**design/flow/design.v**
```verilog
module ari_unit #(parameter width =16,parameter MSB=32)  
(      input      [width-1:0] A,
       input      [width-1:0] B,
       input                  clk,
       input                  rest,
       input      [1:0]       alu_fun,
       input                  ari_EN,
       output reg [width-1:0] ari_out,  
       output reg             carry_out,
       output reg             ari_flag
       );
       reg  [width-1:0] ari_out_reg;  
 always @(posedge clk or negedge rest)  
       begin 
         if(!rest)
        ari_out <='b0;
      else
          ari_out <=ari_out_reg;
       end  
 always @(*)
      begin 
        carry_out=1'b0;
        ari_flag=1'b0;
        ari_out_reg='b0;
        if(ari_EN)
          begin
          case(alu_fun)    
          2'b00: begin
                 { carry_out,ari_out_reg}=A+B;
                  ari_flag=1'b1;
                  end 
          2'b01:begin
                {carry_out,ari_out_reg}=A-B;                  
                 ari_flag=1'b1;
                end                               
          2'b10:begin
                ari_out_reg=A*B;
                ari_flag=1'b1;
                end                                 
          2'b11:begin
                if(B=='b0)
                  ari_out_reg={width{1'b1}};  
                else
                  ari_out_reg=A/B;
                ari_flag=1'b1;
               end                   
          default: ari_out_reg='b0; 
          endcase
        end  
        else
            begin
            ari_out_reg='b0;
            end   
      end
  endmodule   
module cmp_unit #(parameter width =16)  
(      input      [width-1:0] A,
       input      [width-1:0] B,
       input                  clk,
       input                  rest,
       input      [1:0]       alu_fun,
       input                  cmp_EN,
       output reg [width-1:0] cmp_out,
       output reg             cmp_flag
       );
       reg [width-1:0]  cmp_out_reg; 
 always @(posedge clk or negedge rest)   
       begin 
         if(!rest)
        cmp_out <='b0;
      else
          cmp_out <=cmp_out_reg;
       end  
 always @(*)
      begin 
        cmp_flag=1'b0;
        cmp_out_reg=1'b0;
        if(cmp_EN)
          begin
              case(alu_fun)    
              2'b00: begin
                        cmp_out_reg='b0;
                        cmp_flag=1'b1;
                     end                                       
              2'b01:begin
                     if(A==B)
                       begin
                        cmp_out_reg='b1;
                        cmp_flag=1'b1;
                       end 
                      else
                        begin
                        cmp_out_reg='b0;
                        end
                    end
              2'b10:begin
                     if(A>B)
                       begin
                        cmp_out_reg='b10;
                        cmp_flag=1'b1;
                       end 
                      else
                        begin
                        cmp_out_reg='b0;
                        end
                    end
              2'b11:begin
                     if(A<B)
                       begin
                        cmp_out_reg='b11;
                        cmp_flag=1'b1;
                       end 
                      else
                        begin
                        cmp_out_reg='b0;
                        end
                    end
              default: cmp_out_reg='b0; 
              endcase
       end        
       else
          begin
          cmp_out_reg='b0;
          end 
      end
  endmodule   
module log_unit #(parameter width =16)  
(      input      [width-1:0] A,
       input      [width-1:0] B,
       input                  clk,
       input                  rest,
       input      [1:0]       alu_fun,
       input                  log_EN,
       output reg [width-1:0] log_out,
       output reg             log_flag
       );
       reg  [width-1:0] log_out_reg; 
 always @(posedge clk or negedge rest)   
       begin 
         if(!rest)
        log_out <=1'b0;
      else
          log_out <=log_out_reg;
       end  
 always @(*)
      begin 
        log_flag=1'b0;
        log_out_reg='b0;
        if(log_EN)
        begin  
             case(alu_fun)    
             2'b00: begin                    
                        log_out_reg=A&B;
                        log_flag=1'b1;
                    end                                     
            2'b01:begin     
                        log_out_reg=A|B;
                        log_flag=1'b1;
                   end     
            2'b10:begin                  
                        log_out_reg=~(A&B);
                        log_flag=1'b1;
                  end                    
           2'b11:begin           
                        log_out_reg=~(A|B);
                        log_flag=1'b1;
                 end                  
           default: log_out_reg='b0; 
          endcase  
        end
        else
            begin
            log_out_reg='b0;
            end
      end      
  endmodule   
module shift_unit #(parameter width =16)  
(      input      [width-1:0] A,
       input      [width-1:0] B,
       input                  clk,
       input                  rest,
       input      [1:0]       alu_fun,
       input                  shift_EN,
       output reg [(width*2)-1:0] shift_out,
       output reg             shift_flag
       );
       reg  [(width*2)-1:0]  shift_out_reg; 
 always @(posedge clk or negedge rest)   
       begin 
         if(!rest)
        shift_out <='b0;
      else
          shift_out <=shift_out_reg;
       end  
 always @(*)
      begin 
        shift_flag=1'b0;
        shift_out_reg='b0;
        if(shift_EN)
          begin
          case(alu_fun)    
              2'b00:begin              
                        shift_out_reg=A>>1;
                        shift_flag=1'b1;
                    end                                   
              2'b01:begin
                        shift_out_reg=A<<1;
                        shift_flag=1'b1;
                    end                 
              2'b10:begin
                        shift_out_reg=B>>1;
                        shift_flag=1'b1;
                    end 
              2'b11:begin   
                        shift_out_reg=B<<1;
                        shift_flag=1'b1;
                    end 
             default: shift_out_reg='b0; 
             endcase  
          end
          else
             begin
             shift_out_reg='b0;
             end
      end       
  endmodule   
module dec_unit   
(     
       input           [1:0]     alu_fun,
       output    reg             ari_EN,
       output    reg             log_EN,
       output    reg             cmp_EN,
       output    reg             shift_EN
       );
 always @(*)  
       begin 
       ari_EN=1'b0;
       log_EN=1'b0;
       cmp_EN=1'b0;
       shift_EN=1'b0;
       casex(alu_fun)
         2'b00:ari_EN=1'b1;
         2'b11:shift_EN=1'b1;
         2'b10:cmp_EN=1'b1;
         2'b01:log_EN=1'b1;
         default: begin
                   ari_EN=1'b0;
                   log_EN=1'b0;
                   cmp_EN=1'b0;
                   shift_EN=1'b0;
                  end
       endcase           
       end         
endmodule 
module ALU_TOP #(parameter wid =16,parameter MB=32)   
  (
   input  wire [wid-1:0] A,
   input  wire [wid-1:0] B,
   input  wire [3:0]     alu_fun,
   input  wire           clk,
   input  wire           rest,
   output wire  [wid-1:0]  ari_out,   
   output wire            carry_out,
   output wire            ari_flag,
   output wire  [wid-1:0] log_out,
   output wire            log_flag,
   output wire  [wid-1:0] cmp_out,
   output wire            cmp_flag,
   output wire  [wid-1:0] shift_out,
   output wire            shift_flag
   ); 
  wire  AR_EN,LO_EN,CM_EN,SH_EN; 
  wire [1:0]  ms,ls;
  assign ms=alu_fun[1:0];
  assign ls=alu_fun[3:2];
  ari_unit U_arithmatic (
  .A(A),
  .B(B),
  .clk(clk),
  .rest(rest),
  .alu_fun(ms),
  .ari_EN(AR_EN),
  .ari_out(ari_out),
  .carry_out(carry_out),
  .ari_flag(ari_flag)
  );
  cmp_unit U_compare (
  .A(A),
  .B(B),
  .clk(clk),
  .rest(rest),
  .alu_fun(ms),
  .cmp_EN(CM_EN),
  .cmp_out(cmp_out),
  .cmp_flag(cmp_flag)
  );
  log_unit U_logic (
  .A(A),
  .B(B),
  .clk(clk),
  .rest(rest),
  .alu_fun(ms),
  .log_EN(LO_EN),
  .log_out(log_out),
  .log_flag(log_flag)
  );
  shift_unit U_shift (
  .A(A),
  .B(B),
  .clk(clk),
  .rest(rest),
  .alu_fun(ms),
  .shift_EN(SH_EN),
  .shift_out(shift_out),
  .shift_flag(shift_flag)
  );
  dec_unit U_decoder (
  .alu_fun(ls),
  .cmp_EN(CM_EN),
  .ari_EN(AR_EN),
  .shift_EN(SH_EN),
  .log_EN(LO_EN)
  );
endmodule 
```
**design/flow/run.sh**
```bash
#!/bin/bash
# the make line also repeats each setting of config.mk as NAME=value (left out here)
make -C /OpenROAD-flow-scripts/flow DESIGN_CONFIG=/design/flow/config.mk WORK_HOME=/design/flow/orfs CLKGATE_MAP_FILE= finish
```
**design/flow/config.mk**
```make
export PLATFORM = sky130hd
export DESIGN_NAME = ALU_TOP
export DESIGN_NICKNAME = ALU_TOP
export VERILOG_FILES = /design/flow/design.v
export SDC_FILE = /design/flow/constraint.sdc
export NUM_CORES = 4
export LEC_CHECK = 0
export ABC_AREA = 1
export CAP_MARGIN = 20
export CELL_PAD_IN_SITES_GLOBAL_PLACEMENT = 1
export CORE_ASPECT_RATIO = 1.12
export CORE_MARGIN = 6
export CORE_UTILIZATION = 49
export CTS_CLUSTER_DIAMETER = 268
export CTS_CLUSTER_SIZE = 68
export HOLD_SLACK_MARGIN = 0.25
export MAX_ROUTING_LAYER = met5
export PLACE_DENSITY = 0.43
export SETUP_SLACK_MARGIN = -0.84
export SLEW_MARGIN = 0
export TNS_END_PERCENT = 10
```
**design/flow/constraint.sdc**
```tcl
create_clock -name core_clock -period 29.5 [get_ports {clk}]
set_input_delay 5.9000 -clock core_clock [delete_from_list [all_inputs] [get_ports {clk}]]
set_output_delay 5.9000 -clock core_clock [all_outputs]
set_load 0.01 [all_outputs]
```
==> results of run 1 <==
[final cells by class]
type                            instances  area, um2
Multi-Input combinational cell       1788      13300
Fill cell                            2867      11000
Timing Repair Buffer                  358       3000
Inverter                              429       1630
Sequential cell                        50       1250
Tap cell                              420        526
Clock buffer                            5        125
Clock inverter                          3       28.8
[metrics by stage]
step	TNS, ns	total power [mW]	std cells
CTS	-0.831	0.750	3002
global route	-1.28	0.882	3053
finish	0	0.793	3053
floorplan	0	0.505	2357
detailed placement	-1.25	0.683	2994
global placement	-0.487	0.674	2994
[routing by layer]
layer  vias to the layer above  wire length (um)
li1                       8050                 -
met5                         -                 0
met3                       144              3550
met2                       616             27800
met4                         0              2540
met1                      7842             24200
[what timing repair did]
item                                    4_1_cts  5_1_grt
resized                                       2      307
endpoints found under the setup margin        1        2
cloned                                        0        1
setup buffers                                 0       56
pin swaps                                     0      103
==> run_results.csv, run 1 <==
group,metric,value,unit
final_timing,hold_violations,0,
setup_path,cpPeakStageDelay,0.53,ns
synth,ys_chip_area,15400,um2
power,clock_power,62.0,uW
synth,flop_cell,"dfrtp_1",
global_route,use_met3,0.0298,
final_timing,tightest_slew,0.908,ns
global_route,antenna_found_initial,0,
synth,ys_sh_simple,0.297,
synth,syn_area_per_cell,6.57,um2
routing,num_vias,16700,
setup_path,worst-setup-path-type,"in -> reg",
routing,ant_nets,0,
setup_path,worst-path-stages,216,
global_route,grt_max_degree,51,
clock_network,htree_levels,2,
floorplanning,die_w,180,um
power,seqPwrFrac,0.095,
synth,synthArstFlopShare,1.00,
power,p_sw_frac,0.520,
power,top_power_group,"combinational cells",
setup_path,worstSetupEndpoint,"U_arithmatic.ari_out[0]",
setup_path,cp_top_family,"simple AND/OR/NAND/NOR gates",
setup_path,crit_path_start_kind,"input pin",
power,peakVddDrop,0.0000426,V
power,cellLeakagePower,10.9,nW
global_route,grt_use_total,0.306,
synth,topCellsByArea,"ha_1, nand2_1, fa_1",
clock_network,cts_root_buf,"clkbuf_16",
final_layout,nets,2988,
final_layout,fin_area,19900,um2
floorplanning,die_height,200,um
clock_network,numCtsBuffers,5,
routing,viasPerCell,5.45,
synth,ys_seq_share,0.0812,
clock_network,cts_tree,"done",
min_path,min_path_type,"in -> async",
setup_path,startpoint,"A[9]",
setup_path,worst-endpoint-arrival,29.08,ns
placed_design,hpwlAfterDp,44800,um
final_timing,setup_viol,0,
synth,synth_cells,2344,
synth,synth_warnings,6,
global_route,met2_usage,0.540,
synth,synth.top_cells.by_count,"nand2_1, inv_1, ha_1, a21oi_1, nand3_1",
global_route,grt_pass1_vias,15900,
power,p_sw,413,uW
synth,syn-cell-area,15400,um2
global_route,gr-usage-met1,0.394,
synth,yosysCellCount,2344,
synth,synthMuxAreaShare,0,
final_timing,hold_ws,5.71,ns
run,cap_violations,0,
routing,wl,58100,um
placed_design,place.gp.congestion,0.993,
final_timing,maxSlewViolCount,0,
floorplanning,ios,107,
power,p_clk_frac,0.078,
floorplanning,fp_util,0.499,
clock_network,clock_sinks,50,
final_layout,area_delta_synth_final,29.1,%
final_timing,fin_crit_sh,0.979,
power,p_comb,656,uW
synth,most_common_cell,"nand2_1",
synth,ys_ff,50,
routing,drtPass1Iterations,5,
power,pwr-share-comb,0.827,
final_timing,post-route-min-period,28.89,ns
clock_network,clkTransAtPathRegs,0.08,ns
setup_path,crit_top_cell,"nand2_1",
floorplanning,dieArea,35900,um2
final_layout,final_util,0.644,
global_route,grt_pass1_wl,87700,um
placed_design,place_ws,-1.25,ns
final_timing,timing.final.ws_setup,0.611,ns
routing,drc,0,
setup_path,required,29.69,ns
power,internal_power,381,uW
run_status,outcome,"complete, no violations",
routing,routedWlPerCell,19.0,um
synth,synthDistinctLibCells,63,
synth,synthAdderAreaFrac,0.298,
routing,diodes,0,
routing,drt_iter0_markers,1322,
global_route,overflow,0,
placed_design,place_area,18000,um2
power,pg_seq,75.6,uW
synth,ys_top_logic_family,"adder cells",
floorplanning,core_area,30900,um2
clock_network,postCtsHoldBufs,0,
power,powerDensity,39.9,nW/um2
setup_path,cp.buffers_inverters,26,
synth,yosys.area.top_type,"ha_1",
synth,top_cell_area_share,0.192,
setup_path,crit_slowest_cell,"or4_4",
final_timing,slew_headroom,0.393,
synth,xor_share,0.0426,
clock_network,cts_buffer_depth,2,
setup_path,worst_setup_path_end_kind,"flip-flop",
setup_path,crit_path_max_fanout,8,
run,log.warning_count,64,
final_timing,fmax,0.0346,GHz
synth,synth-compound-area-share,0.145,
global_route,top_usage_layer,"met2",
placed_design,port_buffers,92,
synth,edf_count,0,
floorplanning,row_count,68,
==> inputs of run 2 (changes only) <==
CELL_PAD_IN_SITES_GLOBAL_PLACEMENT = 2   (was 1)
CORE_ASPECT_RATIO = unset   (was 1.12)
CORE_MARGIN = 2   (was 6)
CORE_UTILIZATION = 16   (was 49)
CTS_CLUSTER_DIAMETER = unset   (was 268)
CTS_CLUSTER_SIZE = unset   (was 68)
HOLD_SLACK_MARGIN = unset   (was 0.25)
MAX_ROUTING_LAYER = unset   (was met5)
PLACE_DENSITY = 0.41   (was 0.43)
SETUP_SLACK_MARGIN = 0.61   (was -0.84)
SLEW_MARGIN = 10   (was 0)
TNS_END_PERCENT = 40   (was 10)
clock period = 23.1 ns   (was 29.5 ns; I/O delays follow)
==> run_results.csv, run 2 <==
group,metric,value,unit
final_layout,nets,3357,
final_timing,post-route-min-period,27.48,ns
setup_path,worst-setup-path-type,"in -> reg",
synth,ys_seq_share,0.0812,
synth,edf_count,0,
routing,detailroute.wirelength.met2,38900,um
routing,wl_met1,39800,um
synth,ys_sh_simple,0.297,
global_route,grt_pass1_vias,17800,
floorplanning,die_height,314,um
synth,synthAdderAreaFrac,0.298,
power,p_clk_frac,0.071,
synth,syn-cell-area,15400,um2
routing,drtPass1Iterations,4,
synth,yosysCellCount,2344,
synth,ys_ff,50,
floorplanning,core_area,95300,um2
power,seqPwrFrac,0.085,
power,p_comb,972,uW
final_timing,fmax,0.0364,GHz
clock_network,clock_sinks,50,
synth,ys_top_logic_family,"adder cells",
final_layout,fillCellCount,10600,
setup_path,crit_path_max_fanout,8,
synth,synthDistinctLibCells,63,
synth,ys_chip_area,15400,um2
synth,synth_warnings,6,
setup_path,worst-path-stages,201,
global_route,grt_use_total,0.164,
routing,viasPerCell,4.07,
synth,flop_cell,"dfrtp_1",
final_layout,final_util,0.254,
final_timing,hold_violations,0,
routing,wl,82000,um
setup_path,crit_top_cell,"nand2_2",
clock_network,cts_tree,"done",
setup_path,startpoint,"A[12]",
synth,syn_area_per_cell,6.57,um2
final_layout,fin_area,24200,um2
routing,drc,0,
clock_network,postCtsHoldBufs,0,
power,internal_power,561,uW
global_route,overflow,0,
synth,most_common_cell,"nand2_1",
routing,diodes,0,
power,cellLeakagePower,12.5,nW
synth,synth_cells,2344,
power,p_sw,591,uW
min_path,min_path_type,"in -> async",
setup_path,worst_setup_path_end_kind,"flip-flop",
final_timing,setup_viol,3,
final_timing,setup_tns,-8.84,ns
placed_design,place_area,21700,um2
power,peakVddDrop,0.0000387,V
power,p_sw_frac,0.513,
clock_network,numCtsBuffers,5,
final_timing,maxSlewViolCount,0,
power,powerDensity,47.6,nW/um2
synth,yosys.area.top_type,"ha_1",
clock_network,cts_buffer_depth,2,
setup_path,cpPeakStageDelay,0.49,ns
setup_path,crit_slowest_cell,"clkdlybuf4s50_1",
routing,topRoutingLayerUsed,"met4",
final_layout,area_delta_synth_final,57.1,%
clock_network,cts_root_buf,"clkbuf_16",
final_timing,rsz0062_at_grt,"yes",
routing,routedWlPerCell,19.2,um
setup_path,worstSetupEndpoint,"U_arithmatic.ari_out[0]",
clock_network,htree_levels,2,
synth,topCellsByArea,"ha_1, nand2_1, fa_1",
run,log.warning_count,65,
power,pg_seq,98.2,uW
final_timing,timing.final.ws_setup,-4.38,ns
clock_network,clkTransAtPathRegs,0.07,ns
run_status,outcome,"failed layout checks",
routing,dr_wl_met3,1800,um
synth,synthArstFlopShare,1.00,
synth,xor_share,0.0426,
global_route,grt_max_degree,51,
setup_path,crit_path_start_kind,"input pin",
floorplanning,dieArea,98800,um2
floorplanning,row_count,113,
synth,top_cell_area_share,0.192,
floorplanning,ios,107,
routing,ant_nets,0,
floorplanning,die_w,314,um
run_status,check.faults,"negative setup slack",
routing,drt_iter0_markers,778,
setup_path,required,23.33,ns
routing,num_vias,17400,
synth,synthMuxAreaShare,0,
global_route,grt_pass1_wl,119000,um
floorplanning,fp_util,0.162,
placed_design,hpwlAfterDp,65000,um
setup_path,cp_top_family,"simple AND/OR/NAND/NOR gates",
setup_path,worst-endpoint-arrival,27.72,ns
power,pwr-share-comb,0.844,
synth,synth-compound-area-share,0.145,
final_timing,tightest_slew,1.04,ns
power,top_power_group,"combinational cells",
setup_path,cp.buffers_inverters,38,
final_timing,fin_crit_sh,1.19,
global_route,antenna_found_initial,4,
power,clock_power,82.0,uW
placed_design,place_ws,-6.92,ns
synth,synth.top_cells.by_count,"nand2_1, inv_1, ha_1, a21oi_1, nand3_1",
placed_design,place.gp.congestion,0.822,
final_timing,slew_headroom,0.305,
run,cap_violations,0,
placed_design,port_buffers,92,
[run 2: stage by stage]
step	power (mW)	hold WS, ns	cells
finish	1.15	4.42	4266
detailed placement	1.00	4.82	4158
CTS	1.14	4.45	4230
floorplan	0.649	4.32	2357
global route	1.29	4.48	4266
global placement	1.01	4.81	4158
[run 2: layout make-up]
class	instances	area, um2	area share
Tap cell	1265	1580	0.0654
Multi-Input combinational cell	1787	13800	0.571
Clock inverter	2	13.8	0.000569
Inverter	429	1650	0.0681
Clock buffer	5	125	0.00517
Timing Repair Buffer	728	5770	0.238
Sequential cell	50	1250	0.0517
[run 2: repair_timing]
item,4_1_cts,5_1_grt
pin swaps,78,182
setup buffers,65,36
setup endpoints to repair,5,5
gates resized,198,217
[run 2: metal layers]
| metal | vias up | track usage |
|---|---|---|
| met3 | 63 | 0.00646 |
| li1 | 8793 | - |
| met2 | 280 | 0.282 |
| met5 | - | 0 |
| met1 | 8241 | 0.228 |
| met4 | 0 | 0.0329 |
==> inputs of run 3 (changes only) <==
ABC_AREA = unset   (was 1)
CELL_PAD_IN_SITES_GLOBAL_PLACEMENT = unset   (was 2)
CORE_UTILIZATION = 66   (was 16)
PLACE_DENSITY = unset   (was 0.41)
SETUP_SLACK_MARGIN = unset   (was 0.61)
SLEW_MARGIN = 20   (was 10)
TNS_END_PERCENT = unset   (was 40)
clock period = 29.1 ns   (was 23.1 ns; I/O delays follow)
==> run_results.csv, run 3 <==
group,metric,value,unit
run_status,outcome,"did not finish",
run_status,flow.stopped_at,"global routing",
run_status,error,"[ERROR GRT-0232] Routing congestion too high. Check the congestion heatmap in the GUI.",
synth,ys_top_logic_family,"adder cells",
synth,yosys.area.top_type,"ha_1",
clock_network,numCtsBuffers,5,
placed_design,port_buffers,92,
synth,top_cell_area_share,0.197,
synth,flop_cell,"dfrtp_1",
global_route,grt_use_total,0.776,
synth,edf_count,0,
floorplanning,die_height,155,um
floorplanning,fp_util,0.668,
synth,synth.top_cells.by_count,"ha_1, nor2_1, nand2_1, inv_1, a21oi_1",
synth,xor_share,0.0772,
synth,synth_cells,1936,
global_route,overflow,2,
synth,yosysCellCount,1936,
synth,synth_warnings,6,
synth,ys_seq_share,0.0835,
placed_design,hpwlAfterDp,46000,um
placed_design,place_area,19000,um2
floorplanning,core_area,22400,um2
floorplanning,die_w,155,um
synth,synthAdderAreaFrac,0.307,
synth,synthArstFlopShare,1.00,
clock_network,postCtsHoldBufs,0,
synth,ys_sh_simple,0.190,
placed_design,place.gp.congestion,1.07,
clock_network,cts_buffer_depth,2,
synth,ys_ff,50,
synth,most_common_cell,"ha_1",
floorplanning,row_count,55,
synth,syn-cell-area,15000,um2
clock_network,htree_levels,2,
synth,synthDistinctLibCells,89,
clock_network,cts_root_buf,"clkbuf_16",
synth,synthMuxAreaShare,0.0496,
clock_network,clock_sinks,50,
floorplanning,ios,107,
synth,ys_chip_area,15000,um2
synth,synth-compound-area-share,0.220,
floorplanning,dieArea,23900,um2
synth,topCellsByArea,"ha_1, fa_1, dfrtp_1",
synth,syn_area_per_cell,7.74,um2
-- run 3: repair_timing --
| action | 4_1_cts |
|---|---|
| setup buffers | 33 |
| endpoints found under the setup margin | 1 |
| cloned | 0 |
| resized | 80 |
| pin swaps | 43 |
-- run 3: metrics by stage --
stage / std cells / worst slack (ns) / utilization / power, mW
3_3_place_gp: 2604 / -0.254 / 0.847 / 0.776
4_1_cts: 2645 / 0.0370 / 0.880 / 0.902
2_1_floorplan: 1949 / 0.00145 / - / 0.575
3_5_place_dp: 2604 / -1.40 / 0.847 / 0.814
-- run 3: per-layer routing --
metal  GRT overflow  track usage
met1              0        0.767
met2              1        0.943
met3              0        0.649
met4              1        0.760
met5              0        0.277
==> inputs of run 4 (changes only) <==
ABC_AREA = 1   (was unset)
CELL_PAD_IN_SITES_GLOBAL_PLACEMENT = 2   (was unset)
CORE_ASPECT_RATIO = 1.12   (was unset)
CORE_UTILIZATION = 63   (was 66)
CTS_CLUSTER_DIAMETER = 196   (was unset)
CTS_CLUSTER_SIZE = 68   (was unset)
GPL_ROUTABILITY_DRIVEN = 0   (was unset)
GPL_TIMING_DRIVEN = 1   (was unset)
MAX_ROUTING_LAYER = met4   (was unset)
PLACE_DENSITY = 0.51   (was unset)
SETUP_SLACK_MARGIN = -0.4   (was unset)
TNS_END_PERCENT = 65   (was unset)
clock period = 29.5 ns   (was 29.1 ns; I/O delays follow)
==> run_results.csv, run 4 <==
group,metric,value,unit
synth,syn_area_per_cell,6.57,um2
synth,synth_cells,2344,
synth,synthDistinctLibCells,63,
floorplanning,core_area,24000,um2
synth,ys_ff,50,
synth,synth.top_cells.by_count,"nand2_1, inv_1, ha_1, a21oi_1, nand3_1",
floorplanning,row_count,60,
synth,yosysCellCount,2344,
synth,synthAdderAreaFrac,0.298,
synth,ys_sh_simple,0.297,
floorplanning,die_w,152,um
synth,topCellsByArea,"ha_1, nand2_1, fa_1",
synth,xor_share,0.0426,
floorplanning,dieArea,25700,um2
synth,top_cell_area_share,0.192,
synth,yosys.area.top_type,"ha_1",
synth,ys_seq_share,0.0812,
synth,ys_top_logic_family,"adder cells",
synth,edf_count,0,
synth,syn-cell-area,15400,um2
synth,most_common_cell,"nand2_1",
synth,flop_cell,"dfrtp_1",
run_status,outcome,"did not finish",
run_status,error,"[ERROR GPL-0301] Utilization 126.083 % exceeds 100%.",
floorplanning,fp_util,0.641,
synth,ys_chip_area,15400,um2
floorplanning,die_height,170,um
synth,synthArstFlopShare,1.00,
run_status,flow.stopped_at,"global placement without I/O",
synth,synth-compound-area-share,0.145,
synth,synthMuxAreaShare,0,
synth,synth_warnings,6,
==> inputs of run 5 (changes only) <==
CELL_PAD_IN_SITES_GLOBAL_PLACEMENT = unset   (was 2)
CORE_ASPECT_RATIO = 0.98   (was 1.12)
CORE_UTILIZATION = 72   (was 63)
GPL_ROUTABILITY_DRIVEN = unset   (was 0)
GPL_TIMING_DRIVEN = unset   (was 1)
HOLD_SLACK_MARGIN = 0.29   (was unset)
MAX_ROUTING_LAYER = met5   (was met4)
PLACE_DENSITY = unset   (was 0.51)
PLACE_DENSITY_LB_ADDON = 0.07   (was unset)
TNS_END_PERCENT = 45   (was 65)
==> run_results.csv, run 5 <==
group,metric,value,unit
run_status,outcome,"did not finish",
run_status,flow.stopped_at,"global routing",
run_status,error,"[ERROR GRT-0232] Routing congestion too high. Check the congestion heatmap in the GUI.",
floorplanning,row_count,52,
synth,yosys.area.top_type,"ha_1",
floorplanning,die_height,149,um
placed_design,place_ws,-1.78,ns
placed_design,dp.cells,2734,
floorplanning,ios,107,
synth,synthMuxAreaShare,0,
floorplanning,die_w,152,um
synth,topCellsByArea,"ha_1, nand2_1, fa_1",
synth,flop_cell,"dfrtp_1",
placed_design,hpwlAfterDp,40200,um
synth,synthDistinctLibCells,63,
synth,synth_warnings,6,
synth,most_common_cell,"nand2_1",
synth,synth.top_cells.by_count,"nand2_1, inv_1, ha_1, a21oi_1, nand3_1",
clock_network,numCtsBuffers,5,
synth,syn_area_per_cell,6.57,um2
synth,top_cell_area_share,0.192,
placed_design,place_area,17000,um2
clock_network,cts_root_buf,"clkbuf_16",
synth,ys_seq_share,0.0812,
synth,syn-cell-area,15400,um2
floorplanning,dieArea,22600,um2
synth,synthArstFlopShare,1.00,
global_route,overflow,10,
synth,synthAdderAreaFrac,0.298,
synth,synth-compound-area-share,0.145,
synth,yosysCellCount,2344,
synth,ys_chip_area,15400,um2
synth,edf_count,0,
clock_network,cts_buffer_depth,2,
synth,ys_ff,50,
synth,ys_top_logic_family,"adder cells",
global_route,grt_use_total,0.727,
floorplanning,fp_util,0.740,
synth,ys_sh_simple,0.297,
placed_design,place.gp.congestion,1.13,
clock_network,clock_sinks,50,
floorplanning,core_area,20800,um2
clock_network,htree_levels,2,
synth,xor_share,0.0426,
placed_design,port_buffers,92,
synth,synth_cells,2344,
==> run 5: through the flow <==
stage	TNS, ns	power (mW)
2_1_floorplan	0	0.505
3_3_place_gp	-0.609	0.630
3_5_place_dp	-1.95	0.659
4_1_cts	-0.391	0.723
==> run 5: routing by layer <==
| layer | GRT usage | overflow |
|---|---|---|
| met1 | 0.722 | 0 |
| met2 | 0.894 | 2 |
| met3 | 0.580 | 1 |
| met4 | 0.713 | 7 |
| met5 | 0.270 | 0 |
==> run 5: timing repair <==
action,4_1_cts
pin swaps,7
endpoints found under the setup margin,1
buffers inserted,5
hold buffers,0
resized,35
==> inputs of run 6 (changes only) <==
ABC_AREA = unset   (was 1)
CORE_ASPECT_RATIO = unset   (was 0.98)
CORE_UTILIZATION = 68   (was 72)
CTS_CLUSTER_DIAMETER = unset   (was 196)
CTS_CLUSTER_SIZE = unset   (was 68)
HOLD_SLACK_MARGIN = -0.09   (was 0.29)
MAX_ROUTING_LAYER = unset   (was met5)
PLACE_DENSITY_LB_ADDON = unset   (was 0.07)
SETUP_SLACK_MARGIN = -2.0   (was -0.4)
TNS_END_PERCENT = unset   (was 45)
clock period = 29.8 ns   (was 29.5 ns; I/O delays follow)
==> run_results.csv, run 6 <==
group,metric,value,unit
routing,drc,0,
setup_path,cp_top_family,"AND-OR/OR-AND gates",
setup_path,crit_path_max_fanout,10,
floorplanning,fp_util,0.691,
setup_path,worst-setup-path-type,"in -> reg",
global_route,grt_pass1_wl,93700,um
routing,diodes,0,
placed_design,port_buffers,92,
run,log.warning_count,64,
floorplanning,die_height,152,um
setup_path,cpPeakStageDelay,0.60,ns
synth,synth.top_cells.by_count,"ha_1, nor2_1, nand2_1, inv_1, a21oi_1",
synth,ys_seq_share,0.0835,
synth,synthAdderAreaFrac,0.307,
floorplanning,core_area,21700,um2
synth,synthDistinctLibCells,89,
routing,drtPass1Iterations,12,
power,p_comb,769,uW
clock_network,cts_buffer_depth,2,
clock_network,clkTransAtPathRegs,0.07,ns
power,peakVddDrop,0.0000496,V
power,p_clk_frac,0.064,
setup_path,worst-path-stages,114,
floorplanning,die_w,152,um
power,cellLeakagePower,9.37,nW
power,powerDensity,47.3,nW/um2
global_route,grt_use_total,0.512,
run_status,check.faults,"negative setup slack",
power,p_sw_frac,0.513,
routing,num_vias,17400,
synth,most_common_cell,"ha_1",
synth,ys_sh_simple,0.190,
clock_network,postCtsSetupBuffers,0,
routing,drt_iter0_markers,2428,
synth,synthMuxAreaShare,0.0496,
clock_network,htree_levels,2,
synth,yosys.area.top_type,"ha_1",
synth,synth-compound-area-share,0.220,
floorplanning,dieArea,23200,um2
power,seqPwrFrac,0.084,
global_route,overflow,0,
power,internal_power,439,uW
setup_path,required,29.98,ns
final_timing,timing.final.ws_setup,-0.704,ns
final_timing,slew_headroom,0.342,
power,pwr-share-comb,0.853,
global_route,grt_pass1_vias,17700,
final_layout,area_delta_synth_final,27.3,%
routing,viasPerCell,6.67,
run_status,outcome,"failed layout checks",
setup_path,crit_top_cell,"ha_1",
final_timing,post-route-min-period,30.50,ns
floorplanning,ios,107,
setup_path,crit_path_start_kind,"input pin",
synth,edf_count,0,
power,top_power_group,"combinational cells",
routing,routedWlPerCell,23.3,um
power,clock_power,57.5,uW
placed_design,hpwlAfterDp,44600,um
placed_design,place.gp.congestion,1.10,
final_timing,setup_viol,1,
synth,synth_warnings,6,
floorplanning,row_count,54,
setup_path,worst-endpoint-arrival,30.69,ns
setup_path,startpoint,"B[9]",
global_route,antenna_found_initial,2,
clock_network,cts_root_buf,"clkbuf_16",
final_timing,fmax,0.0328,GHz
power,pg_seq,75.5,uW
clock_network,cts_tree,"done",
clock_network,numCtsBuffers,5,
run,cap_violations,0,
synth,ys_ff,50,
synth,synth_cells,1936,
synth,yosysCellCount,1936,
synth,ys_chip_area,15000,um2
routing,ant_nets,0,
routing,wl,60900,um
synth,synthArstFlopShare,1.00,
synth,topCellsByArea,"ha_1, fa_1, dfrtp_1",
setup_path,worstSetupEndpoint,"U_arithmatic.ari_out[0]",
final_timing,fin_crit_sh,1.02,
synth,syn-cell-area,15000,um2
synth,ys_top_logic_family,"adder cells",
power,p_total,902,uW
synth,xor_share,0.0772,
synth,syn_area_per_cell,7.74,um2
synth,top_cell_area_share,0.197,
global_route,grt_max_degree,80,
clock_network,clock_sinks,50,
setup_path,cp.buffers_inverters,9,
final_timing,hold_ws,5.68,ns
final_timing,maxSlewViolCount,0,
final_timing,hold_violations,0,
power,p_sw,463,uW
final_layout,fillCellCount,1160,
setup_path,crit_slowest_cell,"or4_4",
setup_path,worst_setup_path_end_kind,"flip-flop",
final_layout,nets,2688,
min_path,min_path_type,"in -> async",
synth,flop_cell,"dfrtp_1",
final_timing,tightest_slew,0.981,ns
[run 6: through the flow]
step                area [um2]  worst slack, ns  utilization  setup TNS [ns]  instances
floorplan                15000            -1.54            -           -1.74       1949
global placement         18700           -0.164        0.864          -0.164       2605
detailed placement       18700            -1.30        0.864           -1.37       2605
CTS                      18900            -1.12        0.870           -1.12       2613
global route             19100            -2.04        0.879           -2.92       2613
finish                   19100           -0.704        0.879          -0.704       2613
[run 6: cell type report]
cell class	instances	area, um2	area share
clock buffer	6	129	0.00676
multi-input combinational	1626	12900	0.676
timing repair buffer	474	3780	0.198
clock inverter	2	13.8	0.000722
sequential	50	1250	0.0656
inverter	175	657	0.0344
tap	280	350	0.0184
[run 6: metal layers]
metal  global-route usage  vias up  wire length (um)  part of all wire
li1                     -     7575                 -                 -
met5                    0        -                26           0.00043
met2                0.778     1351             25800              0.42
met3                0.177      510              8680              0.14
met4                0.375        2              5810             0.095
met1                0.601     7986             20600              0.34
[run 6: repair_timing]
item / CTS / global route
hold buffers: 0 / 0
endpoints found under the hold margin: 0 / 0
gates resized: 0 / 42
setup endpoints to repair: 0 / 2
==> inputs of run 7 (changes only) <==
CORE_UTILIZATION = 17   (was 68)
HOLD_SLACK_MARGIN = unset   (was -0.09)
SETUP_SLACK_MARGIN = unset   (was -2.0)
clock period = 48.5 ns   (was 29.8 ns; I/O delays follow)
==> run_results.csv, run 7 <==
group,metric,value,unit
placed_design,dp.cells,3132,
synth,flop_cell,"dfrtp_1",
power,p_comb,406,uW
power,top_power_group,"combinational cells",
floorplanning,ios,107,
synth,edf_count,0,
final_timing,setup_tns,0,ns
setup_path,required,48.69,ns
routing,drtPass1Iterations,7,
synth,yosys.area.top_type,"ha_1",
final_layout,nets,2340,
global_route,top_usage_layer,"met2",
synth,synth.top_cells.by_count,"ha_1, nor2_1, nand2_1, inv_1, a21oi_1",
synth,ys_sh_simple,0.190,
setup_path,worstSetupEndpoint,"U_arithmatic.ari_out[0]",
run,log.warning_count,62,
synth,topCellsByArea,"ha_1, fa_1, dfrtp_1",
clock_network,cts_buffer_depth,2,
synth,syn-cell-area,15000,um2
floorplanning,die_w,301,um
routing,routedWlPerCell,18.8,um
synth,syn_area_per_cell,7.74,um2
final_timing,tightest_slew,1.01,ns
clock_network,postCtsHoldBufs,0,
final_timing,fmax,0.0247,GHz
final_timing,rsz0062_at_grt,"no",
synth,synthMuxAreaShare,0.0496,
synth,synth-compound-area-share,0.220,
min_path,min_path_type,"in -> async",
placed_design,hpwlAfterDp,45300,um
setup_path,cp.buffers_inverters,4,
global_route,grt_pass1_vias,14300,
clock_network,clock_sinks,50,
floorplanning,fp_util,0.172,
final_timing,fin_crit_sh,0.834,
floorplanning,die_height,301,um
global_route,grt_use_total,0.128,
synth,synthDistinctLibCells,89,
synth,xor_share,0.0772,
power,internal_power,238,uW
global_route,grt_pass1_wl,87800,um
power,peakVddDrop,0.0000288,V
setup_path,worst-setup-path-type,"in -> reg",
global_route,gr-usage-met1,0.171,
synth,ys_chip_area,15000,um2
clock_network,cts_resized,0,
synth,synth_cells,1936,
power,pwr-share-comb,0.823,
global_route,met2_usage,0.194,
setup_path,worst-path-stages,113,
placed_design,port_buffers,92,
final_timing,timing.final.ws_setup,8.06,ns
synth,most_common_cell,"ha_1",
run_status,outcome,"complete, no violations",
clock_network,htree_levels,2,
setup_path,cp_top_family,"AND-OR/OR-AND gates",
global_route,overflow,0,
setup_path,startpoint,"B[12]",
routing,wl,59200,um
synth,synth_warnings,6,
power,pg_seq,47.3,uW
setup_path,cpPeakStageDelay,0.73,ns
synth,ys_seq_share,0.0835,
floorplanning,dieArea,90500,um2
power,powerDensity,28.4,nW/um2
synth,synthArstFlopShare,1.00,
final_layout,fin_area,17400,um2
power,seqPwrFrac,0.096,
final_layout,area_delta_synth_final,16.1,%
clock_network,clkTransAtPathRegs,0.09,ns
power,p_sw,256,uW
final_timing,hold_violations,0,
placed_design,place_area,17200,um2
synth,yosysCellCount,1936,
clock_network,cts_root_buf,"clkbuf_16",
clock_network,numCtsBuffers,5,
clock_network,postCtsSetupBuffers,0,
floorplanning,row_count,108,
final_timing,slew_headroom,0.322,
power,p_sw_frac,0.518,
global_route,grt_max_degree,63,
floorplanning,core_area,87000,um2
placed_design,place_ws,8.13,ns
setup_path,worst_setup_path_end_kind,"flip-flop",
synth,synthAdderAreaFrac,0.307,
final_layout,final_util,0.200,
final_timing,post-route-min-period,40.44,ns
setup_path,crit_slowest_cell,"clkdlybuf4s50_1",
final_timing,setup_viol,0,
synth,ys_top_logic_family,"adder cells",
final_timing,maxSlewViolCount,0,
setup_path,crit_top_cell,"a21oi_1",
global_route,use_met3,0.0436,
setup_path,crit_path_max_fanout,26,
power,p_clk_frac,0.082,
setup_path,worst-endpoint-arrival,40.64,ns
power,clock_power,40.3,uW
routing,viasPerCell,4.74,
power,p_total,494,uW
routing,drt_iter0_markers,1606,
routing,num_vias,14900,
synth,ys_ff,50,
final_timing,hold_ws,9.52,ns
clock_network,cts_tree,"done",
power,cellLeakagePower,7.66,nW
run,cap_violations,0,
routing,drc,0,
synth,top_cell_area_share,0.197,
placed_design,place.gp.congestion,0.944,
setup_path,crit_path_start_kind,"input pin",
global_route,antenna_found_initial,9,
final_layout,fin_cells,3142,
routing,ant_nets,0,
## run 7: final cells by class
type / count / area, um2
diodes: 2 / 5.00
clock buffers: 5 / 125
clock inverters: 3 / 28.8
fillers: 9783 / 69600
inverters: 175 / 657
multi-input cells: 1626 / 12700
flip-flops and latches: 50 / 1250
well taps: 1155 / 1450
repair buffers: 126 / 1160
## run 7: metal layers
| metal | vias to the layer above | routed length (um) |
|---|---|---|
| met1 | 7126 | 25200 |
| met4 | 14 | 1880 |
| met2 | 746 | 24900 |
| li1 | 6878 | - |
| met3 | 136 | 7130 |
| met5 | - | 74 |
==> inputs of run 8 (changes only) <==
CORE_UTILIZATION = 57   (was 17)
SETUP_SLACK_MARGIN = 5.0   (was unset)
clock period = 28.7 ns   (was 48.5 ns; I/O delays follow)
==> run_results.csv, run 8 <==
group,metric,value,unit
final_layout,final_util,0.844,
synth,synthAdderAreaFrac,0.307,
global_route,grt_max_degree,74,
setup_path,cp_top_family,"AND-OR/OR-AND gates",
floorplanning,dieArea,27600,um2
setup_path,crit_top_cell,"buf_6",
synth,yosysCellCount,1936,
global_route,antenna_found_initial,1,
setup_path,cpPeakStageDelay,0.62,ns
setup_path,crit_path_start_kind,"input pin",
run,cap_violations,0,
run_status,outcome,"failed layout checks",
final_timing,post-route-min-period,30.55,ns
final_timing,fmax,0.0327,GHz
routing,ant_nets,0,
synth,syn-cell-area,15000,um2
power,p_comb,867,uW
global_route,grt_pass1_vias,18100,
placed_design,port_buffers,92,
power,internal_power,500,uW
power,p_clk_frac,0.061,
clock_network,cts_buffer_depth,2,
power,pg_seq,78.2,uW
final_timing,hold_violations,0,
final_timing,fin_crit_sh,1.06,
synth,synth-compound-area-share,0.220,
synth,flop_cell,"dfrtp_1",
synth,topCellsByArea,"ha_1, fa_1, dfrtp_1",
clock_network,clock_sinks,50,
power,peakVddDrop,0.0000769,V
final_timing,setup_viol,2,
setup_path,crit_path_max_fanout,10,
placed_design,place.gp.congestion,1.01,
clock_network,postCtsHoldBufs,0,
synth,ys_seq_share,0.0835,
final_timing,rsz0062_at_grt,"yes",
power,seqPwrFrac,0.078,
setup_path,required,28.88,ns
power,p_sw_frac,0.503,
final_layout,area_delta_synth_final,46.1,%
routing,viasPerCell,6.70,
min_path,min_path_type,"in -> async",
synth,synthMuxAreaShare,0.0496,
setup_path,worst-path-stages,121,
clock_network,htree_levels,2,
routing,routedWlPerCell,25.6,um
power,pwr-share-comb,0.861,
floorplanning,row_count,59,
final_timing,tightest_slew,0.920,ns
setup_path,worst-setup-path-type,"in -> reg",
placed_design,place_area,19500,um2
routing,wl,72400,um
routing,drt_iter0_markers,2336,
global_route,overflow,0,
synth,edf_count,0,
setup_path,startpoint,"B[7]",
run,log.warning_count,68,
power,p_sw,507,uW
floorplanning,fp_util,0.578,
routing,num_vias,18900,
synth,synthArstFlopShare,1.00,
synth,ys_sh_simple,0.190,
synth,xor_share,0.0772,
final_timing,maxSlewViolCount,0,
power,top_power_group,"combinational cells",
final_timing,timing.final.ws_setup,-1.85,ns
global_route,grt_use_total,0.448,
setup_path,worst-endpoint-arrival,30.74,ns
synth,ys_ff,50,
clock_network,cts_tree,"done",
synth,yosys.area.top_type,"ha_1",
synth,ys_chip_area,15000,um2
synth,synth_cells,1936,
final_layout,fin_area,21900,um2
floorplanning,die_height,166,um
routing,drc,0,
routing,drtPass1Iterations,8,
floorplanning,ios,107,
synth,top_cell_area_share,0.197,
floorplanning,die_w,166,um
setup_path,worstSetupEndpoint,"U_arithmatic.ari_out[0]",
final_timing,slew_headroom,0.379,
power,cellLeakagePower,10.4,nW
clock_network,cts_root_buf,"clkbuf_16",
power,clock_power,61.9,uW
setup_path,crit_slowest_cell,"o32ai_2",
power,powerDensity,46.0,nW/um2
placed_design,hpwlAfterDp,45500,um
final_layout,nets,2846,
global_route,grt_pass1_wl,97900,um
setup_path,cp.buffers_inverters,18,
setup_path,worst_setup_path_end_kind,"flip-flop",
synth,synth.top_cells.by_count,"ha_1, nor2_1, nand2_1, inv_1, a21oi_1",
placed_design,place_ws,-1.24,ns
synth,ys_top_logic_family,"adder cells",
synth,synth_warnings,6,
floorplanning,core_area,25900,um2
synth,synthDistinctLibCells,89,
run_status,check.faults,"negative setup slack",
synth,most_common_cell,"ha_1",
clock_network,numCtsBuffers,5,
synth,syn_area_per_cell,7.74,um2
clock_network,clkTransAtPathRegs,0.08,ns
[run 8: through the flow]
step | instances | TNS [ns] | hold WS [ns] | power [mW]
after floorplan | 1949 | 0 | 5.44 | 0.589
after global placement | 2692 | -0.468 | 5.99 | 0.817
after detailed placement | 2692 | -1.31 | 6.00 | 0.838
after CTS | 2788 | 0 | 5.68 | 0.932
after global routing | 2827 | -3.28 | 5.50 | 1.06
final | 2828 | -2.52 | 5.45 | 1.01
[run 8: per-layer routing]
layer / vias up / routed length, um / track usage
met2: 1698 / 30400 / 0.719
li1: 7886 / - / -
met4: 0 / 7170 / 0.267
met1: 8755 / 25200 / 0.559
met5: - / 0 / 0
met3: 607 / 9720 / 0.0908
[run 8: cell type report]
class	count	area, um2
well taps	335	419
inverters	175	658
clock buffers	5	125
flip-flops and latches	50	1250
diodes	2	5.00
repair buffers	632	5100
fillers	1473	4030
multi-input cells	1626	14300
clock inverters	3	23.8
[run 8: timing repair]
action | 4_1_cts | 5_1_grt
setup endpoints to repair | 4 | 4
buffers inserted | 88 | 38
pin swaps | 106 | 94
resized | 165 | 115
==> inputs of run 9 (changes only) <==
CAP_MARGIN = 0   (was 20)
CORE_ASPECT_RATIO = 1.67   (was unset)
CORE_UTILIZATION = 40   (was 57)
CTS_CLUSTER_SIZE = 10   (was unset)
GPL_ROUTABILITY_DRIVEN = 0   (was unset)
MAX_ROUTING_LAYER = met4   (was unset)
PLACE_DENSITY_LB_ADDON = 0.23   (was unset)
SLEW_MARGIN = 40   (was 20)
TNS_END_PERCENT = 45   (was unset)
clock period = 35.0 ns   (was 28.7 ns; I/O delays follow)
==> run_results.csv, run 9 <==
group,metric,value,unit
setup_path,crit_top_cell,"ha_4",
synth,synthMuxAreaShare,0.0496,
final_timing,hold_violations,0,
routing,drc,0,
power,top_power_group,"combinational cells",
final_layout,fillCellCount,3310,
floorplanning,die_height,254,um
synth,synthAdderAreaFrac,0.307,
floorplanning,fp_util,0.406,
clock_network,cts_root_buf,"clkbuf_16",
floorplanning,row_count,91,
clock_network,clkTransAtPathRegs,0.07,ns
placed_design,hpwlAfterDp,45600,um
power,clock_power,48.6,uW
global_route,use_met3,0.0259,
synth,synth_cells,1936,
setup_path,crit_path_start_kind,"input pin",
power,p_sw_frac,0.522,
power,p_comb,672,uW
clock_network,clock_sinks,50,
synth,ys_chip_area,15000,um2
global_route,overflow,0,
synth,most_common_cell,"ha_1",
setup_path,cp.buffers_inverters,13,
clock_network,cts_buffer_depth,2,
routing,ant_nets,0,
final_timing,fin_crit_sh,0.881,
global_route,grt_use_total,0.318,
routing,num_vias,16500,
synth,top_cell_area_share,0.197,
floorplanning,dieArea,39100,um2
final_timing,setup_tns,0,ns
global_route,met2_usage,0.561,
global_route,grt_pass1_wl,93400,um
min_path,min_path_type,"in -> async",
run,log.warning_count,64,
setup_path,worstSetupEndpoint,"U_arithmatic.ari_out[0]",
synth,synth.top_cells.by_count,"ha_1, nor2_1, nand2_1, inv_1, a21oi_1",
final_layout,fin_cells,2674,
placed_design,port_buffers,92,
final_layout,area_delta_synth_final,33.0,%
global_route,top_usage_layer,"met2",
run_status,outcome,"complete, no violations",
setup_path,cpPeakStageDelay,0.55,ns
setup_path,worst-endpoint-arrival,31.04,ns
floorplanning,core_area,36900,um2
final_timing,setup_viol,0,
final_timing,post-route-min-period,30.85,ns
final_layout,fin_area,19900,um2
setup_path,worst-path-stages,117,
routing,diodes,0,
power,cellLeakagePower,9.05,nW
synth,flop_cell,"dfrtp_1",
clock_network,htree_levels,2,
power,powerDensity,39.4,nW/um2
power,peakVddDrop,0.0000455,V
placed_design,dp.cells,2457,
global_route,grt_max_degree,56,
placed_design,place_area,16900,um2
routing,wl,62800,um
setup_path,cp_top_family,"AND-OR/OR-AND gates",
power,internal_power,375,uW
synth,edf_count,0,
final_timing,slew_headroom,0.427,
floorplanning,die_w,154,um
setup_path,worst-setup-path-type,"in -> reg",
synth,yosysCellCount,1936,
synth,yosys.area.top_type,"ha_1",
routing,routedWlPerCell,23.5,um
setup_path,crit_slowest_cell,"or4_4",
synth,synth-compound-area-share,0.220,
final_layout,area.combinational,14300,um2
synth,syn-cell-area,15000,um2
synth,ys_sh_simple,0.190,
synth,ys_ff,50,
synth,ys_top_logic_family,"adder cells",
global_route,gr-usage-met1,0.322,
setup_path,worst_setup_path_end_kind,"flip-flop",
final_layout,nets,2564,
setup_path,startpoint,"B[8]",
power,pg_seq,63.8,uW
global_route,antenna_found_initial,0,
global_route,grt_pass1_vias,16600,
final_timing,maxSlewViolCount,0,
synth,topCellsByArea,"ha_1, fa_1, dfrtp_1",
synth,ys_seq_share,0.0835,
final_layout,final_util,0.540,
synth,synthArstFlopShare,1.00,
synth,syn_area_per_cell,7.74,um2
floorplanning,ios,107,
synth,synthDistinctLibCells,89,
setup_path,required,35.19,ns
power,pwr-share-comb,0.857,
final_timing,tightest_slew,0.852,ns
power,p_sw,409,uW
power,p_clk_frac,0.062,
setup_path,crit_path_max_fanout,8,
routing,drtPass1Iterations,6,
synth,synth_warnings,6,
power,seqPwrFrac,0.081,
synth,xor_share,0.0772,
run,cap_violations,0,
routing,drt_iter0_markers,1230,
routing,viasPerCell,6.15,
final_timing,rsz0062_at_grt,"yes",
clock_network,cts_tree,"done",
clock_network,numCtsBuffers,5,
final_timing,fmax,0.0324,GHz
final_layout,regArea,1250,um2
-- run 9: area by class of cell --
class	instances	share of cell area
Inverter	175	0.0330
Clock buffer	5	0.00628
Timing Repair Buffer	349	0.148
Sequential cell	50	0.0628
Multi-Input combinational cell	1627	0.719
Clock inverter	3	0.00107
Tap cell	465	0.0292
-- run 9: layer usage --
layer,share of wire,vias up
met5,0,-
met4,0.099,0
met3,0.065,347
met2,0.50,842
met1,0.33,7933
li1,-,7330
-- run 9: timing repair --
action,in CTS,in global routing
setup endpoints to repair,3,2
pin swaps,128,122
cloned,2,0
hold buffers,0,0
resized,216,103
setup buffers,156,51
-- run 9: metrics by stage --
step / setup slack [ns] / power (mW) / hold WS (ns)
after floorplan: 5.01 / 0.480 / 6.70
after global placement: 0.158 / 0.657 / 7.13
after detailed placement: -0.441 / 0.663 / 7.13
after CTS: 4.87 / 0.753 / 6.81
after global routing: 3.32 / 0.845 / 6.86
final: 4.15 / 0.784 / 6.78
==> inputs of run 10 (changes only) <==
CAP_MARGIN = 20   (was 0)
CORE_ASPECT_RATIO = unset   (was 1.67)
CORE_UTILIZATION = 61   (was 40)
CTS_CLUSTER_SIZE = unset   (was 10)
GPL_ROUTABILITY_DRIVEN = unset   (was 0)
HOLD_SLACK_MARGIN = -0.09   (was unset)
MAX_ROUTING_LAYER = unset   (was met4)
PLACE_DENSITY_LB_ADDON = unset   (was 0.23)
SLEW_MARGIN = 20   (was 40)
TNS_END_PERCENT = 5   (was 45)
clock period = 20.0 ns   (was 35.0 ns; I/O delays follow)
==> run_results.csv, run 10 <==
group,metric,value,unit
clock_network,postCtsHoldBufs,0,
setup_path,worst-path-stages,121,
setup_path,crit_path_start_kind,"input pin",
final_timing,fmax,0.0350,GHz
power,seqPwrFrac,0.077,
run_status,outcome,"failed layout checks",
final_timing,post-route-min-period,28.56,ns
power,internal_power,716,uW
synth,ys_seq_share,0.0835,
clock_network,htree_levels,2,
placed_design,hpwlAfterDp,47700,um
final_timing,tightest_slew,0.859,ns
synth,syn-cell-area,15000,um2
synth,synthArstFlopShare,1.00,
global_route,overflow,0,
global_route,antenna_found_initial,2,
floorplanning,ios,107,
synth,xor_share,0.0772,
clock_network,clkTransAtPathRegs,0.07,ns
power,pg_seq,112,uW
min_path,min_path_type,"in -> async",
routing,viasPerCell,6.79,
placed_design,port_buffers,92,
setup_path,worstSetupEndpoint,"U_arithmatic.ari_out[0]",
power,p_comb,1.25,mW
synth,ys_ff,50,
setup_path,required,20.19,ns
setup_path,crit_top_cell,"buf_4",
setup_path,cpPeakStageDelay,0.52,ns
floorplanning,die_height,161,um
final_timing,rsz0062_at_grt,"yes",
synth,synthDistinctLibCells,89,
setup_path,worst_setup_path_end_kind,"flip-flop",
placed_design,place_ws,-8.72,ns
routing,drtPass1Iterations,8,
setup_path,cp_top_family,"AND-OR/OR-AND gates",
final_timing,slew_headroom,0.427,
power,cellLeakagePower,10.3,nW
routing,routedWlPerCell,24.8,um
global_route,grt_pass1_wl,102000,um
setup_path,startpoint,"B[7]",
synth,yosys.area.top_type,"ha_1",
run_status,check.faults,"negative setup slack",
final_layout,nets,2841,
synth,most_common_cell,"ha_1",
clock_network,cts_tree,"done",
synth,flop_cell,"dfrtp_1",
final_layout,fin_cells,2812,
run,cap_violations,0,
synth,topCellsByArea,"ha_1, fa_1, dfrtp_1",
placed_design,dp.cells,2727,
floorplanning,row_count,57,
synth,synthMuxAreaShare,0.0496,
synth,synth_cells,1936,
final_timing,maxSlewViolCount,0,
floorplanning,core_area,24200,um2
synth,synth_warnings,6,
synth,synthAdderAreaFrac,0.307,
floorplanning,die_w,161,um
floorplanning,fp_util,0.618,
power,pwr-share-comb,0.855,
routing,num_vias,19100,
power,p_clk_frac,0.068,
clock_network,cts_root_buf,"clkbuf_16",
clock_network,cts_buffer_depth,2,
synth,ys_sh_simple,0.190,
final_timing,hold_ws,3.72,ns
clock_network,clock_sinks,50,
routing,drc,0,
setup_path,crit_path_max_fanout,11,
floorplanning,dieArea,25800,um2
setup_path,crit_slowest_cell,"or4_4",
synth,ys_chip_area,15000,um2
final_timing,setup_viol,5,
final_timing,timing.final.ws_setup,-8.56,ns
synth,ys_top_logic_family,"adder cells",
setup_path,worst-endpoint-arrival,28.75,ns
power,p_sw,749,uW
routing,drt_iter0_markers,2648,
power,p_sw_frac,0.511,
clock_network,numCtsBuffers,5,
setup_path,worst-setup-path-type,"in -> reg",
power,powerDensity,69.4,nW/um2
final_timing,setup_tns,-25.76,ns
final_layout,fillCellCount,1293,
synth,synth.top_cells.by_count,"ha_1, nor2_1, nand2_1, inv_1, a21oi_1",
global_route,grt_use_total,0.505,
global_route,grt_pass1_vias,19000,
setup_path,cp.buffers_inverters,18,
synth,yosysCellCount,1936,
synth,edf_count,0,
run,log.warning_count,67,
synth,top_cell_area_share,0.197,
power,clock_power,99.6,uW
final_layout,area_delta_synth_final,40.8,%
synth,syn_area_per_cell,7.74,um2
power,top_power_group,"combinational cells",
final_timing,hold_violations,0,
final_timing,fin_crit_sh,1.43,
placed_design,place.gp.congestion,0.998,
routing,wl,69800,um
routing,ant_nets,0,
final_layout,final_util,0.870,
power,peakVddDrop,0.000129,V
synth,synth-compound-area-share,0.220,
global_route,grt_max_degree,54,
[run 10: area by class of cell]
class / count / area, um2 / area share
Antenna cell: 2 / 5.00 / 0.000237
Clock buffer: 5 / 125 / 0.00593
Clock inverter: 3 / 43.8 / 0.00208
Inverter: 175 / 658 / 0.0312
Multi-Input combinational cell: 1626 / 13600 / 0.646
Sequential cell: 50 / 1250 / 0.0593
Tap cell: 324 / 405 / 0.0192
Timing Repair Buffer: 627 / 4970 / 0.236
[run 10: what timing repair did]
| action | CTS | global route |
|---|---|---|
| pin swaps | 78 | 20 |
| cloned | 1 | 0 |
| hold endpoints to repair | 0 | 0 |
| gates resized | 83 | 32 |
| setup endpoints to repair | 9 | 9 |
| buffers inserted | 63 | 11 |
[run 10: through the flow]
step / instance area [um2] / power, mW
after floorplan: 15600 / 0.843
after global placement: 19800 / 1.19
after detailed placement: 19800 / 1.23
after CTS: 20800 / 1.36
after global routing: 21100 / 1.53
final: 21100 / 1.46
[run 10: layer usage]
| layer | global-route usage | part of all wire |
|---|---|---|
| met1 | 0.587 | 0.33 |
| met2 | 0.793 | 0.42 |
| met3 | 0.144 | 0.15 |
| met4 | 0.379 | 0.11 |
| met5 | 0 | 0 |
==> inputs of run 11 (changes only) <==
CORE_UTILIZATION = 40   (was 61)
HOLD_SLACK_MARGIN = 0.03   (was -0.09)
MAX_ROUTING_LAYER = met4   (was unset)
PLACE_DENSITY_LB_ADDON = 0.2   (was unset)
TNS_END_PERCENT = unset   (was 5)
clock period = 35.0 ns   (was 20.0 ns; I/O delays follow)
==> run_results.csv, run 11 <==
group,metric,value,unit
setup_path,crit_slowest_cell,"or4_4",
routing,ant_nets,0,
placed_design,place_area,16900,um2
synth,synth-compound-area-share,0.220,
routing,num_vias,16100,
synth,ys_ff,50,
clock_network,cts_tree,"done",
floorplanning,fp_util,0.407,
synth,edf_count,0,
final_timing,slew_headroom,0.253,
setup_path,cpPeakStageDelay,0.53,ns
final_timing,maxSlewViolCount,0,
synth,xor_share,0.0772,
setup_path,worst_setup_path_end_kind,"flip-flop",
setup_path,crit_path_max_fanout,8,
setup_path,cp_top_family,"AND-OR/OR-AND gates",
setup_path,startpoint,"B[6]",
power,p_sw_frac,0.507,
setup_path,crit_top_cell,"ha_4",
power,p_sw,387,uW
final_timing,hold_violations,0,
final_timing,fmax,0.0326,GHz
synth,synthMuxAreaShare,0.0496,
synth,flop_cell,"dfrtp_1",
synth,synthDistinctLibCells,89,
synth,synth_cells,1936,
final_layout,fin_area,19900,um2
setup_path,required,35.21,ns
synth,yosys.area.top_type,"ha_1",
floorplanning,ios,107,
floorplanning,die_w,198,um
global_route,top_usage_layer,"met2",
synth,ys_sh_simple,0.190,
floorplanning,dieArea,39000,um2
synth,ys_top_logic_family,"adder cells",
global_route,gr-usage-met1,0.406,
power,p_clk_frac,0.077,
placed_design,place.gp.congestion,0.977,
final_layout,area_delta_synth_final,32.9,%
clock_network,clkTransAtPathRegs,0.08,ns
synth,synthAdderAreaFrac,0.307,
global_route,overflow,0,
setup_path,worst-setup-path-type,"in -> reg",
clock_network,numCtsBuffers,5,
routing,drc,0,
power,internal_power,377,uW
global_route,use_met3,0.0401,
power,powerDensity,38.4,nW/um2
global_route,antenna_found_initial,1,
setup_path,worst-endpoint-arrival,30.87,ns
synth,syn_area_per_cell,7.74,um2
setup_path,worst-path-stages,117,
synth,most_common_cell,"ha_1",
power,cellLeakagePower,9.05,nW
synth,topCellsByArea,"ha_1, fa_1, dfrtp_1",
final_timing,tightest_slew,1.12,ns
power,pg_seq,64.1,uW
setup_path,cp.buffers_inverters,8,
routing,wl,61800,um
run_status,outcome,"complete, no violations",
global_route,grt_pass1_vias,15900,
placed_design,hpwlAfterDp,43200,um
clock_network,clock_sinks,50,
routing,routedWlPerCell,23.2,um
run,log.warning_count,64,
setup_path,crit_path_start_kind,"input pin",
global_route,grt_pass1_wl,93300,um
final_timing,setup_viol,0,
synth,ys_chip_area,15000,um2
placed_design,port_buffers,92,
synth,synth.top_cells.by_count,"ha_1, nor2_1, nand2_1, inv_1, a21oi_1",
min_path,min_path_type,"in -> async",
routing,viasPerCell,6.05,
synth,top_cell_area_share,0.197,
final_layout,nets,2553,
final_timing,rsz0062_at_grt,"yes",
global_route,grt_max_degree,63,
run,cap_violations,0,
clock_network,cts_root_buf,"clkbuf_16",
routing,drt_iter0_markers,1283,
synth,synthArstFlopShare,1.00,
global_route,met2_usage,0.523,
global_route,grt_use_total,0.322,
clock_network,cts_buffer_depth,2,
clock_network,htree_levels,2,
setup_path,worstSetupEndpoint,"U_arithmatic.ari_out[0]",
power,top_power_group,"combinational cells",
final_timing,post-route-min-period,30.65,ns
power,peakVddDrop,0.0000495,V
power,clock_power,58.9,uW
floorplanning,core_area,36800,um2
synth,synth_warnings,6,
final_timing,fin_crit_sh,0.876,
floorplanning,die_height,198,um
power,pwr-share-comb,0.839,
routing,drtPass1Iterations,5,
synth,ys_seq_share,0.0835,
synth,yosysCellCount,1936,
power,seqPwrFrac,0.084,
power,p_comb,641,uW
power,p_total,764,uW
floorplanning,row_count,70,
synth,syn-cell-area,15000,um2
==> run 11: cell type report <==
type	instances	area (um2)
Clock buffer	6	129
Tap cell	468	586
Clock inverter	2	37.5
Timing Repair Buffer	337	2920
Multi-Input combinational cell	1628	14300
Sequential cell	50	1250
Antenna cell	1	2.50
Inverter	175	658
Fill cell	3430	16900
==> run 11: stage by stage <==
step	hold WS, ns	TNS [ns]	utilization	worst slack, ns	std cells
floorplan	6.70	0	-	5.01	1949
global placement	7.17	0	0.458	0.0260	2460
detailed placement	7.18	-0.453	0.458	-0.453	2460
CTS	6.85	0	0.524	4.82	2623
global route	6.89	0	0.541	3.43	2667
finish	6.82	0	0.541	4.35	2667
==> run 11: per-layer routing <==
| metal | vias to the layer above | wire [um] |
|---|---|---|
| met5 | - | 0 |
| li1 | 7298 | - |
| met2 | 741 | 28800 |
| met4 | 0 | 2750 |
| met3 | 183 | 4440 |
| met1 | 7916 | 25800 |
==> run 11: repair_timing <==
action | in CTS | in global routing
gates resized | 222 | 63
gates cloned | 3 | 2
setup buffers | 152 | 41
pin swaps | 125 | 62
setup endpoints to repair | 3 | 2
hold buffers | 0 | 0
==> inputs of run 12 (changes only) <==
ABC_AREA = 1   (was unset)
CORE_UTILIZATION = 72   (was 40)
CTS_CLUSTER_SIZE = 17   (was unset)
HOLD_SLACK_MARGIN = unset   (was 0.03)
MAX_ROUTING_LAYER = unset   (was met4)
PLACE_DENSITY = 0.95   (was unset)
PLACE_DENSITY_LB_ADDON = unset   (was 0.2)
SETUP_SLACK_MARGIN = -0.67   (was 5.0)
clock period = 8.61 ns   (was 35.0 ns; I/O delays follow)
==> run_results.csv, run 12 <==
group,metric,value,unit
run_status,outcome,"did not finish",
run_status,flow.stopped_at,"detailed placement",
run_status,error,"[ERROR DPL-0033] detailed placement checks failed during check placement.",
synth,ys_chip_area,15400,um2
synth,top_cell_area_share,0.192,
synth,yosys.area.top_type,"ha_1",
synth,most_common_cell,"nand2_1",
synth,synth_warnings,6,
synth,syn_area_per_cell,6.57,um2
synth,synthArstFlopShare,1.00,
synth,xor_share,0.0426,
synth,synth_cells,2344,
floorplanning,die_w,150,um
synth,syn-cell-area,15400,um2
synth,flop_cell,"dfrtp_1",
synth,yosysCellCount,2344,
placed_design,port_buffers,92,
synth,topCellsByArea,"ha_1, nand2_1, fa_1",
floorplanning,ios,107,
synth,ys_top_logic_family,"adder cells",
floorplanning,fp_util,0.733,
synth,ys_ff,50,
synth,synthDistinctLibCells,63,
floorplanning,dieArea,22600,um2
synth,synthAdderAreaFrac,0.298,
floorplanning,row_count,53,
synth,ys_seq_share,0.0812,
floorplanning,die_height,150,um
placed_design,place.gp.congestion,1.21,
synth,edf_count,0,
synth,synthMuxAreaShare,0,
floorplanning,core_area,21000,um2
synth,synth.top_cells.by_count,"nand2_1, inv_1, ha_1, a21oi_1, nand3_1",
synth,ys_sh_simple,0.297,
synth,synth-compound-area-share,0.145,
run 12: through the flow:
step	setup slack, ns	hold slack, ns	TNS [ns]	power, mW
global placement	-16.09	1.96	-88.79	2.36
floorplan	-14.65	1.43	-76.87	1.76
No activity file was given, so power comes from the tool's default toggle rates.
